Design reuleaux, start of the top module:
module reuleaux(input logic clk, input logic rst_n, input logic [2:0] colour,
                input logic [7:0] centre_x, input logic [6:0] centre_y, input logic [7:0] diameter,
                input logic start, output logic done,
                output logic [7:0] vga_x, output logic [6:0] vga_y,
                output logic [2:0] vga_colour, output logic vga_plot);
localparam RESET = 4'b0000;
localparam CIRCLE_1 = 4'b0001;
localparam CIRCLE_2 = 4'b0010;
localparam CIRCLE_3 = 4'b0011;
localparam DONE = 4'b0100;
logic [7:0] corner_x1, corner_y1, corner_x2, corner_y2, corner_x3, corner_y3;
logic circle_1_start, circle_2_start, circle_3_start, circle_1_done, circle_2_done, circle_3_done, circle_1_plot, circle_2_plot, circle_3_plot; 
logic [7:0] circle_1_x, circle_2_x, circle_3_x;
logic [6:0] circle_1_y, circle_2_y, circle_3_y;
logic [3:0] state, next_state;
logic [2:0] circle_1_colour_out, circle_2_colour_out, circle_3_colour_out;
assign vga_colour = colour; 
assign corner_x1 = centre_x + (diameter / 2); 
assign corner_y1 = centre_y + (((diameter * 978122)/564719)/6);
assign corner_x2 = centre_x - (diameter / 2);
assign corner_y2 = centre_y + (((diameter * 978122)/564719)/6);
assign corner_x3 = centre_x;
assign corner_y3 = centre_y - (((diameter * 978122)/564719)/3);
circle circle_1(.clk(clk), .rst_n(rst_n),  .colour(colour),
	.centre_x(corner_x1), .centre_y(corner_y1), .radius(diameter),
	 .start(circle_1_start), .done(circle_1_done), .vga_x(circle_1_x), .vga_y(circle_1_y), 
	.vga_colour(circle_1_colour_out), .vga_plot(circle_1_plot) );
circle circle_2(.clk(clk), .rst_n(rst_n),  .colour(colour),
	.centre_x(corner_x2), .centre_y(corner_y2), .radius(diameter),
	 .start(circle_2_start), .done(circle_2_done), .vga_x(circle_2_x), .vga_y(circle_2_y), 
	.vga_colour(circle_2_colour_out), .vga_plot(circle_2_plot) );
circle circle_3(.clk(clk), .rst_n(rst_n),  .colour(colour),
	.centre_x(corner_x3), .centre_y(corner_y3), .radius(diameter),
  ...
export LEC_CHECK = 0
export ABC_AREA = 1
export CAP_MARGIN = 20
export CELL_PAD_IN_SITES_DETAIL_PLACEMENT = 2
export CORE_MARGIN = 9
export CORE_UTILIZATION = 47
export GPL_ROUTABILITY_DRIVEN = 0
export HOLD_SLACK_MARGIN = 0.07
export MAX_ROUTING_LAYER = met4
export SETUP_SLACK_MARGIN = -0.45
export SLEW_MARGIN = 20
create_clock -name core_clock -period 34.0 [get_ports {clk}]
run.sh (not shown) runs the stock make flow with config.mk's settings and CLKGATE_MAP_FILE=.
The first run stopped in detailed placement (DPL-0033).
Rerun with:
Settings changed: CAP_MARGIN 20 to 5, CELL_PAD_IN_SITES_DETAIL_PLACEMENT 2 to unset, CORE_ASPECT_RATIO set to 0.5, CORE_MARGIN 9 to 10, CORE_UTILIZATION 47 to 40, CTS_CLUSTER_DIAMETER set to 324, CTS_CLUSTER_SIZE set to 99, GPL_ROUTABILITY_DRIVEN 0 to unset, HOLD_SLACK_MARGIN 0.07 to unset, MAX_ROUTING_LAYER met4 to unset, SETUP_SLACK_MARGIN -0.45 to -0.55, TNS_END_PERCENT set to 5.
With this change the flow completed without violations.
Area after synthesis does not change.
Die area is higher by 19%.
Synthesized cell count does not change.

* * *

## pepper
Starting RTL as in the previous note.
// reuleaux
module reuleaux(input logic clk, input logic rst_n, input logic [2:0] colour,
                input logic [7:0] centre_x, input logic [6:0] centre_y, input logic [7:0] diameter,
                input logic start, output logic done,
                output logic [7:0] vga_x, output logic [6:0] vga_y,
                output logic [2:0] vga_colour, output logic vga_plot);
localparam RESET = 4'b0000;
localparam CIRCLE_1 = 4'b0001;
localparam CIRCLE_2 = 4'b0010;
localparam CIRCLE_3 = 4'b0011;
localparam DONE = 4'b0100;
logic [7:0] corner_x1, corner_y1, corner_x2, corner_y2, corner_x3, corner_y3;
logic circle_1_start, circle_2_start, circle_3_start, circle_1_done, circle_2_done, circle_3_done, circle_1_plot, circle_2_plot, circle_3_plot; 
logic [7:0] circle_1_x, circle_2_x, circle_3_x;
logic [6:0] circle_1_y, circle_2_y, circle_3_y;
logic [3:0] state, next_state;
logic [2:0] circle_1_colour_out, circle_2_colour_out, circle_3_colour_out;
assign vga_colour = colour; 
assign corner_x1 = centre_x + (diameter / 2); 
assign corner_y1 = centre_y + (((diameter * 978122)/564719)/6);
assign corner_x2 = centre_x - (diameter / 2);
assign corner_y2 = centre_y + (((diameter * 978122)/564719)/6);
assign corner_x3 = centre_x;
assign corner_y3 = centre_y - (((diameter * 978122)/564719)/3);
circle circle_1(.clk(clk), .rst_n(rst_n),  .colour(colour),
	.centre_x(corner_x1), .centre_y(corner_y1), .radius(diameter),
	 .start(circle_1_start), .done(circle_1_done), .vga_x(circle_1_x), .vga_y(circle_1_y), 
  ...
export LEC_CHECK = 0
export ABC_AREA = 1
export CAP_MARGIN = 20
export CORE_MARGIN = 2
export CORE_UTILIZATION = 72
export SLEW_MARGIN = 20
create_clock -name core_clock -period 35.2 [get_ports {clk}]
Edits applied to the flow inputs when going from pepper to garnet:
Settings: an added PLACE_DENSITY_LB_ADDON of 0.21; a change of the clock period (ns, I/O delays scaled along) from 35.2 to 23.1.
Results
garnet failed in global routing with GRT-0116. garnet ended with more number of buffers inserted to repair setup after CTS than pepper. Compared with pepper, in garnet placement-stage cell area moved up, core region area level.
Input changes introduced in harbor (baseline for comparison: garnet):
Settings: changing PLACE_DENSITY_LB_ADDON from 0.21 to 0.0; setting SETUP_SLACK_MARGIN to 1.45 for the first time; removing ABC_AREA (formerly 1); changing the clock period (ns, I/O delays scaled along) from 23.1 to 4.85.
## What came out
- Flow for harbor halted at clock tree synthesis, error code DPL-0033.
- garnet has higher die span in x than harbor.
- Detailed-placement wirelength estimate: harbor vs garnet up 4.1%
- Number of distinct standard cells referenced by the synthesized netlist: harbor and garnet compared, lower one is garnet
- Going from garnet to harbor, post-placement cell area picked up an extra 1.8%; pre-CTS worst setup slack fell by 12.78 ns.
- harbor vs. garnet: post-synthesis xor/xnor area fraction picked up an extra 6.1 points, synthesized chip area reported by yosys lost 1000 um2, number of cells produced by synthesis lost 1053.
[inputs] amber vs harbor
Settings: SETUP_SLACK_MARGIN: 1.45 -> -0.34; HOLD_SLACK_MARGIN: unset -> 0.23; CTS_CLUSTER_SIZE: unset -> 56; ABC_AREA: unset -> 1; CAP_MARGIN: 20 -> 5; PLACE_DENSITY_LB_ADDON: 0.0 -> 0.02.
### Flow results
amber did not finish; a tool error ended it in global routing. Diff amber..harbor | number of placed I/O pins | unchanged. [amber vs harbor] count of instantiated cells in the yosys netlist: higher in amber. Looking at detailed placer's ending HPWL, amber sits about 0.37% higher than harbor does. As of amber, floorplan net count had risen by more than 10% compared to harbor. On amber: register area share after synthesis is 0.57 points lower than what harbor gave.
